==> flow/design.v <==
`timescale 1ns / 1ps
module complex_multiplier#(parameter INPUT_DATA_WIDTH = 16)
    (
        input  wire                                    i_clk,
        input  wire                                    i_rst,
        input  wire signed [INPUT_DATA_WIDTH-1:0]      i_real_h,
        input  wire signed [INPUT_DATA_WIDTH-1:0]      i_imag_h,
        input  wire signed [INPUT_DATA_WIDTH-1:0]      i_real_y,
        input  wire signed [INPUT_DATA_WIDTH-1:0]      i_imag_y,
        output reg  signed [INPUT_DATA_WIDTH*2:0]      o_real,
        output reg  signed [INPUT_DATA_WIDTH*2:0]      o_imag
    );
    reg signed [INPUT_DATA_WIDTH*2-1:0] ac;
    reg signed [INPUT_DATA_WIDTH*2-1:0] ad;
    reg signed [INPUT_DATA_WIDTH*2-1:0] cb;
    reg signed [INPUT_DATA_WIDTH*2-1:0] bd;
    always@(posedge i_clk) begin
        if(i_rst)begin
            o_real <= 0;
            o_imag <= 0;
            ac     <= 0;
            ad     <= 0;
            cb     <= 0;
            bd     <= 0;
        end         
        else begin
            ac <= i_real_h * i_real_y;
            ad <= i_real_h * i_imag_y;
            cb <= i_real_y * i_imag_h;
            bd <= i_imag_h * i_imag_y;
            o_real <= ac - bd;
            o_imag <= ad + cb;
        end
    end
endmodule
clock: 6.88 ns
lec_check: 0
cap_margin: 20
cell_pad_in_sites_global_placement: 0
core_margin: 2
core_utilization: 72
cts_cluster_size: 54
setup_slack_margin: 1.93
slew_margin: 15
run.sh (not shown) runs the stock make flow with config.mk's settings and CLKGATE_MAP_FILE=.
The baseline never finished: it broke off in 5_1_grt.
Then changed:
--- a/flow/config.mk
+++ b/flow/config.mk
@@ -9 +8,0 @@
-export CELL_PAD_IN_SITES_GLOBAL_PLACEMENT = 0
@@ -11,4 +10,2 @@
-export CORE_UTILIZATION = 72
-export CTS_CLUSTER_SIZE = 54
-export SETUP_SLACK_MARGIN = 1.93
-export SLEW_MARGIN = 15
+export CORE_UTILIZATION = 40
+export SLEW_MARGIN = 20
==> flow/constraint.sdc (replaced) <==
create_clock -name core_clock -period 9.0 [get_ports {i_clk}]
set_input_delay 1.8000 -clock core_clock [delete_from_list [all_inputs] [get_ports {i_clk}]]
set_output_delay 1.8000 -clock core_clock [all_outputs]
set_load 0.01 [all_outputs]
With this change the flow finished clean; die size came out higher by 79%; synthesized cell count is unchanged; area after synthesis stays the same.

Starts from the design.v that is shown in full above.
export LEC_CHECK = 0
export ABC_AREA = 1
export CAP_MARGIN = 20
export CORE_MARGIN = 2
export CORE_UTILIZATION = 72
export SLEW_MARGIN = 20
create_clock -name core_clock -period 10.9 [get_ports {i_clk}]
Next try:
Settings changed: ABC_AREA 1 to unset, CORE_UTILIZATION 72 to 61, CTS_CLUSTER_DIAMETER set to 336, CTS_CLUSTER_SIZE set to 100.
Clock period 10.9 ns to 10.0 ns, I/O delays scaled along.
What happened: The new run completed with no timing, DRC or antenna violations. Register-to-register slack degrades by 3.0 ns. Core utilization is lower by 10 points. Cell area came out lower by a little under a tenth. Wire length came out lower by about a fifth.
Next try:
Settings changed: CORE_MARGIN 2 to 10, TNS_END_PERCENT set to 5.
Wire length is higher by a few percent.
Clock skew came out lower by 0.018 ns.
Count of clock-buffer cells in the layout came out higher by 1.
Next try:
Settings changed: CORE_MARGIN 10 to 2, CORE_UTILIZATION 61 to 72, CTS_CLUSTER_DIAMETER 336 to 269, CTS_CLUSTER_SIZE 100 to 93, PLACE_DENSITY set to 0.39.
Clock period 10.0 ns to 5.24 ns, I/O delays scaled along.
After rerunning: The changed run finished with setup timing left. Final area climbs by 18%. Wire length climbs by 44%. First-iteration DRC count climbs to 2.7 times its value. Final cell count climbs by 8.9%. Via count climbs by 27%. Utilization climbs by 26 points. Worst hold slack improved by 0.027 ns. Worst setup slack got worse by 2.9 ns. Synthesized cell count does not change.
Next try:
Settings changed: CORE_UTILIZATION 72 to 40, CTS_CLUSTER_DIAMETER 269 to unset, CTS_CLUSTER_SIZE 93 to unset, PLACE_DENSITY 0.39 to unset, TNS_END_PERCENT 5 to unset.
Clock period 5.24 ns to 5.42 ns, I/O delays scaled along.
Outcome:
- The new run completed, yet does not pass: setup timing
- die area is higher by 79%
- first-iteration DRC count decreases by 60%
- synthesized area does not change
- routed wire length fell by 15%
- clock skew is about the same
- final cell count is higher by 12%
- hold slack is worse by 0.0061 ns
- sequential share of layout area came out lower by 0.50 points

## build 27
Starts from the design.v that is shown in full above.
clock: 6.67 ns
lec_check: 0
cap_margin: 20
core_margin: 2
core_utilization: 72
hold_slack_margin: -0.08
max_routing_layer: met4
slew_margin: 20
Build 27 failed in global routing with ODB-0269.
diff inputs: build 27 => build 55
# build 27
export LEC_CHECK = 0
export CAP_MARGIN = 20
export CORE_MARGIN = 2
export CORE_UTILIZATION = 72
export HOLD_SLACK_MARGIN = -0.08
export MAX_ROUTING_LAYER = met4
export SLEW_MARGIN = 20
create_clock -name core_clock -period 6.67 [get_ports {i_clk}]
# build 55
export LEC_CHECK = 0
export CAP_MARGIN = 20
export CORE_MARGIN = 2
export CORE_UTILIZATION = 72
export MAX_ROUTING_LAYER = met4
export PLACE_DENSITY = 0.95
export SLEW_MARGIN = 20
export TNS_END_PERCENT = 5
create_clock -name core_clock -period 6.89 [get_ports {i_clk}]
==> results <==
- Comparing build 27 and build 55, the higher pre-CTS setup slack was measured on build 27.
- Reported for build 27 and build 55, area of the mapped netlist turned out identical to the last digit.
- Build 55 has post-cts repair resize count above what build 27 had.
- Post-place instance area delta (build 27 -> build 55): insignificant
- Build 27 | ERROR | global routing
- Build 55 never completed; the flow aborted with a tool error in global routing.
- Taking build 27 as the reference, in build 55 number of buffers inserted to repair setup after CTS has decreased; count of placed standard cells including taps essentially unchanged; number of buffers inserted during clock tree synthesis did not really move.
diff inputs: build 55 => build 60
# build 55
export LEC_CHECK = 0
export CAP_MARGIN = 20
export CORE_MARGIN = 2
export CORE_UTILIZATION = 72
export MAX_ROUTING_LAYER = met4
export PLACE_DENSITY = 0.95
export SLEW_MARGIN = 20
export TNS_END_PERCENT = 5
create_clock -name core_clock -period 6.89 [get_ports {i_clk}]
# build 60
export LEC_CHECK = 0
export CAP_MARGIN = 40
export CORE_MARGIN = 2
export CORE_UTILIZATION = 72
export MAX_ROUTING_LAYER = met4
export PLACE_DENSITY_LB_ADDON = 0.01
export SETUP_SLACK_MARGIN = 1.81
export SLEW_MARGIN = 20
create_clock -name core_clock -period 6.88 [get_ports {i_clk}]
==> comparison <==
Build 60 did not run to completion, as it errored out during global routing. From build 55 to build 60, synthesized area did not move at all. Diff build 60..build 55 | complex-gate fraction of the synthesized area | unchanged. From build 60 to build 55, depth of the CTS H-tree did not move at all. [compare] base=build 55 new=build 60: per-instance average area after synthesis comparable, post-cts sizing count now larger. Build 55 → build 60: cell area after placement increased by 1.1% relative to the old numbers, post-synth net total ~0 delta.
Modified inputs, build 30 compared to build 60
# build 60
export LEC_CHECK = 0
export CAP_MARGIN = 40
export CORE_MARGIN = 2
export CORE_UTILIZATION = 72
export MAX_ROUTING_LAYER = met4
export PLACE_DENSITY_LB_ADDON = 0.01
export SETUP_SLACK_MARGIN = 1.81
export SLEW_MARGIN = 20
create_clock -name core_clock -period 6.88 [get_ports {i_clk}]
# build 30
export LEC_CHECK = 0
export CAP_MARGIN = 20
export CORE_MARGIN = 2
export CORE_UTILIZATION = 65
export MAX_ROUTING_LAYER = met4
export SLEW_MARGIN = 20
create_clock -name core_clock -period 6.89 [get_ports {i_clk}]
Results
Layout checks on build 30: not met. Flow itself completed; violations: negative setup slack.
Estimated wirelength of the detail-placed design, build 30 vs build 60: down by a little under 10%
Taking build 60 as the reference, in build 30 cell count in the Yosys report barely changed; synthesized chip area reported by yosys barely changed; chip width climbed about 5%; final RePlAce weighted congestion dropped 5.3%.
Delta (build 30 minus build 60): number of post-CTS setup repair buffers has decreased; netlist area before placement has remained practically unchanged.
Input changes introduced in build 36 (baseline for comparison: build 30):
# build 30
export LEC_CHECK = 0
export CAP_MARGIN = 20
export CORE_MARGIN = 2
export CORE_UTILIZATION = 65
export MAX_ROUTING_LAYER = met4
export SLEW_MARGIN = 20
create_clock -name core_clock -period 6.89 [get_ports {i_clk}]
# build 36
export LEC_CHECK = 0
export CAP_MARGIN = 30
export CORE_MARGIN = 2
export CORE_UTILIZATION = 72
export MAX_ROUTING_LAYER = met4
export PLACE_DENSITY_LB_ADDON = 0.01
export SLEW_MARGIN = 20
create_clock -name core_clock -period 6.89 [get_ports {i_clk}]
[summary]
- Every stage of build 36 finished as expected; the final checks, on the other hand, flagged negative setup slack, which means the layout fails.
- Cmp build 30 and build 36 / global-route wire length before repair / lower: build 30
- Build 36 vs. build 30: number of antenna violations at the first check in global routing went up by 14.
- Between build 36 and build 30, it is build 36 whose x dimension of the die is lower, by 4.9%.
- Worst setup path endpoint: ad[22] -> build 36, cb[30] -> build 30
- Build 30 vs build 36, start point of the critical path: i_real_y[5] vs i_real_h[3]
- Number of nets at the end of the flow across build 30 and build 36: no real change.
- As far as flop share of the area is concerned, build 36 and build 30 perform about the same.
- Delta (build 36 minus build 30): source-to-sink clock delay at the later pin of the worst-skew pair barely changed, worst hold slack dropped 0.0066 ns, final worst clock skew barely changed.
For build 56, these inputs were changed with respect to build 36:
# build 36
export LEC_CHECK = 0
export CAP_MARGIN = 30
export CORE_MARGIN = 2
export CORE_UTILIZATION = 72
export MAX_ROUTING_LAYER = met4
export PLACE_DENSITY_LB_ADDON = 0.01
export SLEW_MARGIN = 20
create_clock -name core_clock -period 6.89 [get_ports {i_clk}]
# build 56
export LEC_CHECK = 0
export CAP_MARGIN = 40
export CORE_MARGIN = 2
export CORE_UTILIZATION = 72
export MAX_ROUTING_LAYER = met4
export PLACE_DENSITY = 0.7
export SLEW_MARGIN = 20
create_clock -name core_clock -period 6.88 [get_ports {i_clk}]
[summary]
Final checks on build 56, whose flow otherwise completed, came back failing, citing negative setup slack.
Looking at global-route total usage across every layer across build 36 and build 56, the one that comes out higher is build 56.
Diff build 36 -> build 56: area share of fa/ha/maj cells after synthesis held steady, final core utilization held steady, area growth from synthesis to final layout grew by 0.20 points, total placed instance area grew by 230 sq um, first-pass detailed-route iteration total shrank by 7.
On detailed route wirelength on metal2, the lower figure sits with build 56, not build 36.
Build 56 vs. build 36: initial antenna violation count climbed 5.
Looking at hold slack across both flows, build 56 is the stronger of the two, with build 36 trailing.

Setup of north:
// complex_multiplier: RTL as listed in full above, without the edits since
clock: 3.61 ns
lec_check: 0
abc_area: 1
cap_margin: 5
cell_pad_in_sites_global_placement: 0
core_aspect_ratio: 0.92
core_margin: 2
core_utilization: 72
cts_cluster_diameter: 349
cts_cluster_size: 39
place_density: 0.64
setup_slack_margin: -0.22
slew_margin: 5
Run status, north: aborted in 5_1_grt, error GRT-0116
Here is what was changed in the inputs of south compared with north.
==> flow/config.mk <==
export PLATFORM = sky130hd
export DESIGN_NAME = complex_multiplier
export DESIGN_NICKNAME = complex_multiplier
export VERILOG_FILES = /design/flow/design.v
export SDC_FILE = /design/flow/constraint.sdc
export NUM_CORES = 4
export LEC_CHECK = 0
export CAP_MARGIN = 20
export CORE_MARGIN = 2
export CORE_UTILIZATION = 42
export SLEW_MARGIN = 20
==> flow/constraint.sdc <==
create_clock -name core_clock -period 9.0 [get_ports {i_clk}]
set_input_delay 1.8000 -clock core_clock [delete_from_list [all_inputs] [get_ports {i_clk}]]
set_output_delay 1.8000 -clock core_clock [all_outputs]
set_load 0.01 [all_outputs]
==> comparison <==
- [south] post-placement cell count fell 2040 relative to north
- Post-detailed-placement cell area ends up lower on south.
- Delta(area after synthesis, south - north) < 0
- south: full flow OK, the timing, design-rule and antenna checks passed
- The number of cells in the yosys synthesis report reported for south is smaller than that of north by 2087.
- Row minimum setup slack after placement: south higher / north lower
Setup changes, south to east
-- flow/config.mk --
<<< south, line 9
export CORE_MARGIN = 2
export CORE_UTILIZATION = 42
export SLEW_MARGIN = 20
>>> east, line 9
export CORE_MARGIN = 2
export CORE_UTILIZATION = 40
export SLEW_MARGIN = 20
==> flow/constraint.sdc <==
create_clock -name core_clock -period 10.0 [get_ports {i_clk}]
set_input_delay 2.0000 -clock core_clock [delete_from_list [all_inputs] [get_ports {i_clk}]]
set_output_delay 2.0000 -clock core_clock [all_outputs]
set_load 0.01 [all_outputs]
### Flow results
east vs. south: via count held. east ends up with a portion of the clock cycle consumed by the worst path in the final layout that is 2.3 points lower than in south. east and south ended up with roughly the same sequential share of layout area. Looking only at global-route usage, and setting everything else aside, the higher value of east and south goes to south. east vs south — utilization dropped 2.7 points. As of east, routed wire length had risen slightly compared to south. On instance count on the critical path: east sits below south. Relative to south, area of all placed cells without fillers has decreased by 610 µm² in east. Diff south -> east | die size | increase of about 5%.
#### Input delta (west over east)
-- flow/config.mk --
<<< east, line 8
export CAP_MARGIN = 20
export CORE_MARGIN = 2
export CORE_UTILIZATION = 40
export SLEW_MARGIN = 20
>>> west, line 8
export CAP_MARGIN = 20
export CORE_MARGIN = 10
export CORE_UTILIZATION = 61
export CTS_CLUSTER_DIAMETER = 336
export CTS_CLUSTER_SIZE = 100
export HOLD_SLACK_MARGIN = 0.3
export SLEW_MARGIN = 20
export TNS_END_PERCENT = 5
Results
- west closes out successfully: all stages finished, all timing, DRC and antenna checks passed.
- From east to west the numbers moved as follows: buffering stage count on the worst path with inverters included rose by 2, layout overhead on the synthesized area fell by 1.3 points.
- Compared with east, the detailed router inserted more vias in west.
- Diff east -> west | chip area | down by more than a quarter
Here is what was changed in the inputs of middle compared with west.
-- flow/config.mk --
<<< west, line 9
export CORE_MARGIN = 10
export CORE_UTILIZATION = 61
export CTS_CLUSTER_DIAMETER = 336
export CTS_CLUSTER_SIZE = 100
export HOLD_SLACK_MARGIN = 0.3
export SLEW_MARGIN = 20
>>> middle, line 9
export CORE_MARGIN = 10
export CORE_UTILIZATION = 53
export CTS_CLUSTER_DIAMETER = 336
export CTS_CLUSTER_SIZE = 100
export SLEW_MARGIN = 20
==> comparison <==
Result for middle and west: all clean
middle against west: maximum frequency now sits at about the same level, area of the die now sits higher, routed wire length now sits higher, flop-to-flop setup slack now sits higher.
middle vs west — number of buffers and inverters on the critical path dropped 1.
From west to middle the numbers moved as follows: number of sequential cells was more or less identical; violation tally from detailed-route iteration zero shows an increase of 21; ratio of final minimum period to clock period lost 0.16 points.
Max area added between synthesis and finish across middle and west: middle
west → middle: number of buffers added on ports comparable.

== run 1 ==
Starts from the design.v that is shown in full above.
Settings: LEC_CHECK=0, ABC_AREA=1, CAP_MARGIN=5, CORE_MARGIN=2, CORE_UTILIZATION=72, CTS_CLUSTER_DIAMETER=270, CTS_CLUSTER_SIZE=42, HOLD_SLACK_MARGIN=0.28, MAX_ROUTING_LAYER=met4, SETUP_SLACK_MARGIN=0.76, SLEW_MARGIN=20; clock period 5.0 ns.
4_1_cts: run 1 exited with error
For run 2, these inputs were changed with respect to run 1:
- an added PLACE_DENSITY_LB_ADDON of 0.01
- a change of SETUP_SLACK_MARGIN from 0.76 to 1.74
- a deleted CTS_CLUSTER_SIZE that had been 42
- a deleted HOLD_SLACK_MARGIN that had been 0.28
- a deleted CTS_CLUSTER_DIAMETER that had been 270
- a change of CAP_MARGIN from 5 to 40
- a deleted ABC_AREA that had been 1
- a change of the clock period (ns, I/O delays scaled along) from 5.0 to 6.88
==> comparison <==
- No final results exist for run 1, since it was stopped by error DPL-0033 during 4_1_cts.
- Run 2 did not finish: a tool error stopped it during 5_1_grt.
- Run 2: number of cells in the design after placement 2286 below run 1
- In the metrics for run 1 and run 2, the one carrying the higher number of library cell types mapped by synthesis is run 2.
- For the count of mapped cells out of synthesis, run 2 came in 29% lower than run 1 did.
- Max area enclosed by the die boundary across run 1 and run 2: run 1
- Run 2 ended up with a higher average cell area after synthesis than run 1 did.
- Run 1 → run 2: yosys stat chip area now smaller; sequential share of the synthesized area increased 0.82 points; synthesized area lower; fraction of synthesized area in multiplexers now sits higher.
- Taking run 1 over run 2, the number of core rows ratio works out to 1.05.
#### Input delta (run 3 over run 2)
- CORE_UTILIZATION: 72 -> 40
- SETUP_SLACK_MARGIN: 1.74 -> unset
- CAP_MARGIN: 40 -> 20
- PLACE_DENSITY_LB_ADDON: 0.01 -> 0.12
- the clock period (ns, I/O delays scaled along): 6.88 -> 10.0
==> comparison <==
Run 3: flow completed, timing, DRC and antenna clean. Taking run 3 as 1.0, run 2 lands at 0.75 on horizontal extent of the die. Diff run 2..run 3 | half-perimeter wire length after placement | negligible. Yosys cell count came out exactly the same in run 3 and run 2.
